Setup of before:
// EC_TOP
module EC_TOP(
    clk, rst_n, in_valid,
    in_Px, in_Py, in_Qx, in_Qy, in_prime, in_a,
    out_valid, out_Rx, out_Ry
);
input clk, rst_n, in_valid;
input [6-1:0] in_Px, in_Py, in_Qx, in_Qy, in_prime, in_a;
output reg out_valid;
output reg [6-1:0] out_Rx, out_Ry;
localparam S_IDLE = 0;
localparam S_IN_DATA = 1;
localparam S_P_ADD = 2;
localparam S_P_DOU = 3;
localparam S_XR_YR = 4;
localparam S_OUT = 5;
parameter IP_WIDTH = 6;
reg [2:0] current_state, next_state;
reg [3:0] cnt_s_p;
reg [2:0] cnt_xr_yr;
reg [5:0] px_reg;
reg [5:0] py_reg;
reg [5:0] qx_reg;
reg [5:0] qy_reg;
reg [5:0] a_reg;
reg [5:0] prime_reg;
wire [5:0] p_sub_xp;
wire [5:0] p_sub_yp;
wire [5:0] p_sub_xq;
wire [5:0] p_sub_xr;
wire [6:0] xq_xp1;
wire [6:0] yq_yp1;
wire [7:0] xr_w;
wire [6:0] xp2_3_a;
reg [5:0] xr_reg ;
reg [5:0] s_reg;
reg [11:0] mod_in;
wire [5:0] mod_out;
reg [IP_WIDTH-1:0]  IN_2;
wire [IP_WIDTH-1:0] OUT_INV;
reg [5:0] yp2_ip;
wire [6:0] xp_xr1;
wire [11:0]mul_out;
reg [5:0] mul_in1, mul_in2;
wire [6:0] s_xp_xr1_yp1;
always@(posedge clk or negedge rst_n) begin
    if(!rst_n)
        current_state <= S_IDLE;
    else
        current_state <= next_state;
end
always@(*) begin
    case (current_state)
  ...
Size in the first run: about 3,700 cells after synthesis, about 52 I/O pins, ~25,000 um^2 of cells after synthesis.
clock: 42.2 ns
lec_check: 0
abc_area: 1
cap_margin: 40
core_margin: 3
core_utilization: 23
cts_cluster_diameter: 313
cts_cluster_size: 55
gpl_timing_driven: 0
hold_slack_margin: 0.2
setup_slack_margin: 5.0
slew_margin: 0
tns_end_percent: 5
run.sh (not shown) runs the stock make flow with config.mk's settings and CLKGATE_MAP_FILE=.
[before] flow finished | final checks: failed | reasons: setup timing
[inputs] after vs before
- CORE_MARGIN changed from 3 to 2
- SLEW_MARGIN changed from 0 to 20
- SETUP_SLACK_MARGIN removed (was 5.0)
- HOLD_SLACK_MARGIN removed (was 0.2)
- ABC_AREA removed (was 1)
- TNS_END_PERCENT removed (was 5)
- GPL_TIMING_DRIVEN removed (was 0)
- CAP_MARGIN changed from 40 to 20
- CTS_CLUSTER_DIAMETER removed (was 313)
- CORE_UTILIZATION changed from 23 to 66
- CTS_CLUSTER_SIZE removed (was 55)
- the clock period (ns, I/O delays scaled along) changed from 42.2 to 25.0
Number of input and output port buffers inserted for after: 1 up relative to before
The flow ended early for after: it failed with a tool error in global routing (5_1_grt).
The flow for before finished, though final verification flagged setup timing.
| fraction of the yosys area taken by sequential cells | after vs before | 0.28 points higher |
NOTE instance area after placement before->after increased by a little under 10%
Diff before -> after | synthesized chip area reported by yosys | decrease of 640 um^2

========
Starting RTL as in the previous note.
## EC_TOP
module EC_TOP(
    clk, rst_n, in_valid,
    in_Px, in_Py, in_Qx, in_Qy, in_prime, in_a,
    out_valid, out_Rx, out_Ry
);
==> flow/config.mk <==
export PLATFORM = sky130hd
export DESIGN_NAME = EC_TOP
export DESIGN_NICKNAME = EC_TOP
export VERILOG_FILES = /design/flow/design.v
export SDC_FILE = /design/flow/constraint.sdc
export NUM_CORES = 4
export LEC_CHECK = 0
export ABC_AREA = 1
export CAP_MARGIN = 15
export CORE_MARGIN = 2
export CORE_UTILIZATION = 72
export CTS_CLUSTER_DIAMETER = 202
export CTS_CLUSTER_SIZE = 70
export GPL_ROUTABILITY_DRIVEN = 0
export PLACE_DENSITY_LB_ADDON = 0.01
export SETUP_SLACK_MARGIN = 3.76
export SLEW_MARGIN = 20
==> flow/constraint.sdc <==
create_clock -name core_clock -period 14.2 [get_ports {clk}]
set_input_delay 2.8400 -clock core_clock [delete_from_list [all_inputs] [get_ports {clk}]]
set_output_delay 2.8400 -clock core_clock [all_outputs]
set_load 0.01 [all_outputs]
The baseline ended with an error in clock tree synthesis (4_1_cts) with DPL-0033.
Edit:
CAP_MARGIN = 20   (was 15)
CTS_CLUSTER_DIAMETER = not set   (was 202)
CTS_CLUSTER_SIZE = not set   (was 70)
GPL_ROUTABILITY_DRIVEN = not set   (was 0)
PLACE_DENSITY = 0.42   (was not set)
PLACE_DENSITY_LB_ADDON = not set   (was 0.01)
SETUP_SLACK_MARGIN = not set   (was 3.76)
clock period = 62.4 ns   (was 14.2 ns; I/O delays follow)
=> With this change the flow produced a clean layout; synthesized cell count does not change; die area is unchanged; area after synthesis is unchanged.

========
Starting RTL as in the previous note.
// EC_TOP
module EC_TOP(
    clk, rst_n, in_valid,
    in_Px, in_Py, in_Qx, in_Qy, in_prime, in_a,
    out_valid, out_Rx, out_Ry
);
input clk, rst_n, in_valid;
input [6-1:0] in_Px, in_Py, in_Qx, in_Qy, in_prime, in_a;
output reg out_valid;
output reg [6-1:0] out_Rx, out_Ry;
localparam S_IDLE = 0;
localparam S_IN_DATA = 1;
localparam S_P_ADD = 2;
localparam S_P_DOU = 3;
localparam S_XR_YR = 4;
localparam S_OUT = 5;
parameter IP_WIDTH = 6;
reg [2:0] current_state, next_state;
reg [3:0] cnt_s_p;
reg [2:0] cnt_xr_yr;
reg [5:0] px_reg;
reg [5:0] py_reg;
reg [5:0] qx_reg;
reg [5:0] qy_reg;
reg [5:0] a_reg;
reg [5:0] prime_reg;
wire [5:0] p_sub_xp;
wire [5:0] p_sub_yp;
wire [5:0] p_sub_xq;
wire [5:0] p_sub_xr;
wire [6:0] xq_xp1;
wire [6:0] yq_yp1;
wire [7:0] xr_w;
wire [6:0] xp2_3_a;
reg [5:0] xr_reg ;
reg [5:0] s_reg;
reg [11:0] mod_in;
wire [5:0] mod_out;
reg [IP_WIDTH-1:0]  IN_2;
wire [IP_WIDTH-1:0] OUT_INV;
reg [5:0] yp2_ip;
wire [6:0] xp_xr1;
wire [11:0]mul_out;
reg [5:0] mul_in1, mul_in2;
wire [6:0] s_xp_xr1_yp1;
always@(posedge clk or negedge rst_n) begin
    if(!rst_n)
        current_state <= S_IDLE;
    else
        current_state <= next_state;
end
always@(*) begin
    case (current_state)
        S_IDLE:    next_state = in_valid? S_IN_DATA:S_IDLE;
        S_IN_DATA: next_state = (px_reg==qx_reg && py_reg==qy_reg)? S_P_DOU:S_P_ADD;
        S_P_ADD:   next_state = (cnt_s_p==4)? S_XR_YR:S_P_ADD;
        S_P_DOU:   next_state = (cnt_s_p==8)? S_XR_YR:S_P_DOU;
  ...
clock: 35.9 ns
lec_check: 0
cap_margin: 40
core_margin: 2
core_utilization: 43
cts_cluster_diameter: 29
cts_cluster_size: 55
gpl_timing_driven: 1
hold_slack_margin: 0.2
setup_slack_margin: 5.0
slew_margin: 0
tns_end_percent: 5
The baseline reached the layout checks and failed them: negative setup slack.
Next try:
==> flow/config.mk (replaced) <==
export PLATFORM = sky130hd
export DESIGN_NAME = EC_TOP
export DESIGN_NICKNAME = EC_TOP
export VERILOG_FILES = /design/flow/design.v
export SDC_FILE = /design/flow/constraint.sdc
export NUM_CORES = 4
export LEC_CHECK = 0
export CAP_MARGIN = 20
export CORE_MARGIN = 2
export CORE_UTILIZATION = 65
export SLEW_MARGIN = 20
==> flow/constraint.sdc (replaced) <==
create_clock -name core_clock -period 60.6 [get_ports {clk}]
set_input_delay 12.1200 -clock core_clock [delete_from_list [all_inputs] [get_ports {clk}]]
set_output_delay 12.1200 -clock core_clock [all_outputs]
set_load 0.01 [all_outputs]
=> The new run ran to the end with violations: negative setup slack; clock skew climbs by 12 ps; routed wire length drops by about 1.2%; worst setup slack improved by 22000 ps; design area drops by 9.5%; critical path depth climbs by 3; non-clock buffer count drops by 416; area after synthesis does not change; fmax drops by 5.0%; count of clock-buffer cells in the layout does not change.

========
EC_TOP again, from the RTL that the note above started with.
make LEC_CHECK=0 CAP_MARGIN=20 CORE_ASPECT_RATIO=0.92 CORE_MARGIN=2 CORE_UTILIZATION=72 CTS_CLUSTER_DIAMETER=204 CTS_CLUSTER_SIZE=89 GPL_ROUTABILITY_DRIVEN=0 PLACE_DENSITY_LB_ADDON=0.02 SETUP_SLACK_MARGIN=5.0 SLEW_MARGIN=20 TNS_END_PERCENT=5 finish   # period 59.8 ns
The starting point ran to the end with violations: negative setup slack.
Change:
==> flow/config.mk (replaced) <==
export PLATFORM = sky130hd
export DESIGN_NAME = EC_TOP
export DESIGN_NICKNAME = EC_TOP
export VERILOG_FILES = /design/flow/design.v
export SDC_FILE = /design/flow/constraint.sdc
export NUM_CORES = 4
export LEC_CHECK = 0
export CAP_MARGIN = 20
export CORE_MARGIN = 2
export CORE_UTILIZATION = 72
export CTS_CLUSTER_DIAMETER = 210
export PLACE_DENSITY_LB_ADDON = 0.02
export SLEW_MARGIN = 20
==> flow/constraint.sdc (replaced) <==
create_clock -name core_clock -period 60.6 [get_ports {clk}]
set_input_delay 12.1200 -clock core_clock [delete_from_list [all_inputs] [get_ports {clk}]]
set_output_delay 12.1200 -clock core_clock [all_outputs]
set_load 0.01 [all_outputs]
With this change the flow ended with an error in 5_1_grt. Area after synthesis is unchanged. Die area hardly moves. Synthesized cell count is unchanged.

========
Starting RTL as in the previous note.
==> flow/design.v (excerpt) <==
module EC_TOP(
    clk, rst_n, in_valid,
    in_Px, in_Py, in_Qx, in_Qy, in_prime, in_a,
    out_valid, out_Rx, out_Ry
);
input clk, rst_n, in_valid;
input [6-1:0] in_Px, in_Py, in_Qx, in_Qy, in_prime, in_a;
output reg out_valid;
output reg [6-1:0] out_Rx, out_Ry;
localparam S_IDLE = 0;
localparam S_IN_DATA = 1;
localparam S_P_ADD = 2;
localparam S_P_DOU = 3;
localparam S_XR_YR = 4;
localparam S_OUT = 5;
parameter IP_WIDTH = 6;
reg [2:0] current_state, next_state;
reg [3:0] cnt_s_p;
reg [2:0] cnt_xr_yr;
reg [5:0] px_reg;
reg [5:0] py_reg;
reg [5:0] qx_reg;
reg [5:0] qy_reg;
reg [5:0] a_reg;
reg [5:0] prime_reg;
wire [5:0] p_sub_xp;
wire [5:0] p_sub_yp;
wire [5:0] p_sub_xq;
wire [5:0] p_sub_xr;
wire [6:0] xq_xp1;
wire [6:0] yq_yp1;
wire [7:0] xr_w;
wire [6:0] xp2_3_a;
reg [5:0] xr_reg ;
reg [5:0] s_reg;
reg [11:0] mod_in;
wire [5:0] mod_out;
reg [IP_WIDTH-1:0]  IN_2;
wire [IP_WIDTH-1:0] OUT_INV;
reg [5:0] yp2_ip;
wire [6:0] xp_xr1;
wire [11:0]mul_out;
reg [5:0] mul_in1, mul_in2;
wire [6:0] s_xp_xr1_yp1;
always@(posedge clk or negedge rst_n) begin
    if(!rst_n)
        current_state <= S_IDLE;
    else
  ...
export LEC_CHECK = 0
export CAP_MARGIN = 40
export CELL_PAD_IN_SITES_GLOBAL_PLACEMENT = 2
export CORE_MARGIN = 3
export CORE_UTILIZATION = 29
export CTS_CLUSTER_SIZE = 76
export GPL_TIMING_DRIVEN = 1
export PLACE_DENSITY = 0.88
export SETUP_SLACK_MARGIN = 5.0
export SLEW_MARGIN = 20
export TNS_END_PERCENT = 60
create_clock -name core_clock -period 95.6 [get_ports {clk}]
Next try:
--- a/flow/config.mk
+++ b/flow/config.mk
@@ -6,5 +6,7 @@
 export NUM_CORES = 4
 export LEC_CHECK = 0
-export CAP_MARGIN = 40
+export ABC_AREA = 1
+export CAP_MARGIN = 0
+export CELL_PAD_IN_SITES_DETAIL_PLACEMENT = 2
 export CELL_PAD_IN_SITES_GLOBAL_PLACEMENT = 2
 export CORE_MARGIN = 3
- The new run went through all stages and came out clean
- final area rises slightly
- synthesized cell count rises by about a fifth
- global-route usage rises by 5.4 points
Next try:
==> flow/config.mk (replaced) <==
export PLATFORM = sky130hd
export DESIGN_NAME = EC_TOP
export DESIGN_NICKNAME = EC_TOP
export VERILOG_FILES = /design/flow/design.v
export SDC_FILE = /design/flow/constraint.sdc
export NUM_CORES = 4
export LEC_CHECK = 0
export CAP_MARGIN = 20
export CORE_MARGIN = 2
export CORE_UTILIZATION = 70
export SLEW_MARGIN = 20
==> flow/constraint.sdc (replaced) <==
create_clock -name core_clock -period 117.0 [get_ports {clk}]
set_input_delay 23.4000 -clock core_clock [delete_from_list [all_inputs] [get_ports {clk}]]
set_output_delay 23.4000 -clock core_clock [all_outputs]
set_load 0.01 [all_outputs]
Result: The new run produced a clean layout; clock-buffer cell count climbs by 2; setup slack gets better by 15000 ps; routed wire length decreases by 25%; via count fell by 7.1%.
Next try:
--- a/flow/config.mk
+++ b/flow/config.mk
@@ -8,4 +8,4 @@
 export CAP_MARGIN = 20
 export CORE_MARGIN = 2
-export CORE_UTILIZATION = 70
+export CORE_UTILIZATION = 40
 export SLEW_MARGIN = 20
==> flow/constraint.sdc (replaced) <==
create_clock -name core_clock -period 72.4 [get_ports {clk}]
set_input_delay 14.4800 -clock core_clock [delete_from_list [all_inputs] [get_ports {clk}]]
set_output_delay 14.4800 -clock core_clock [all_outputs]
set_load 0.01 [all_outputs]
Outcome: Die area grows by 73%; worst setup slack loses 37000 ps; global-route usage shrinks by 18 points; cell count grows by 9.8%; synthesized cell count stays the same; non-clock buffer count grows by 23; design area grows by 3.4%; register-to-register slack loses 37000 ps.
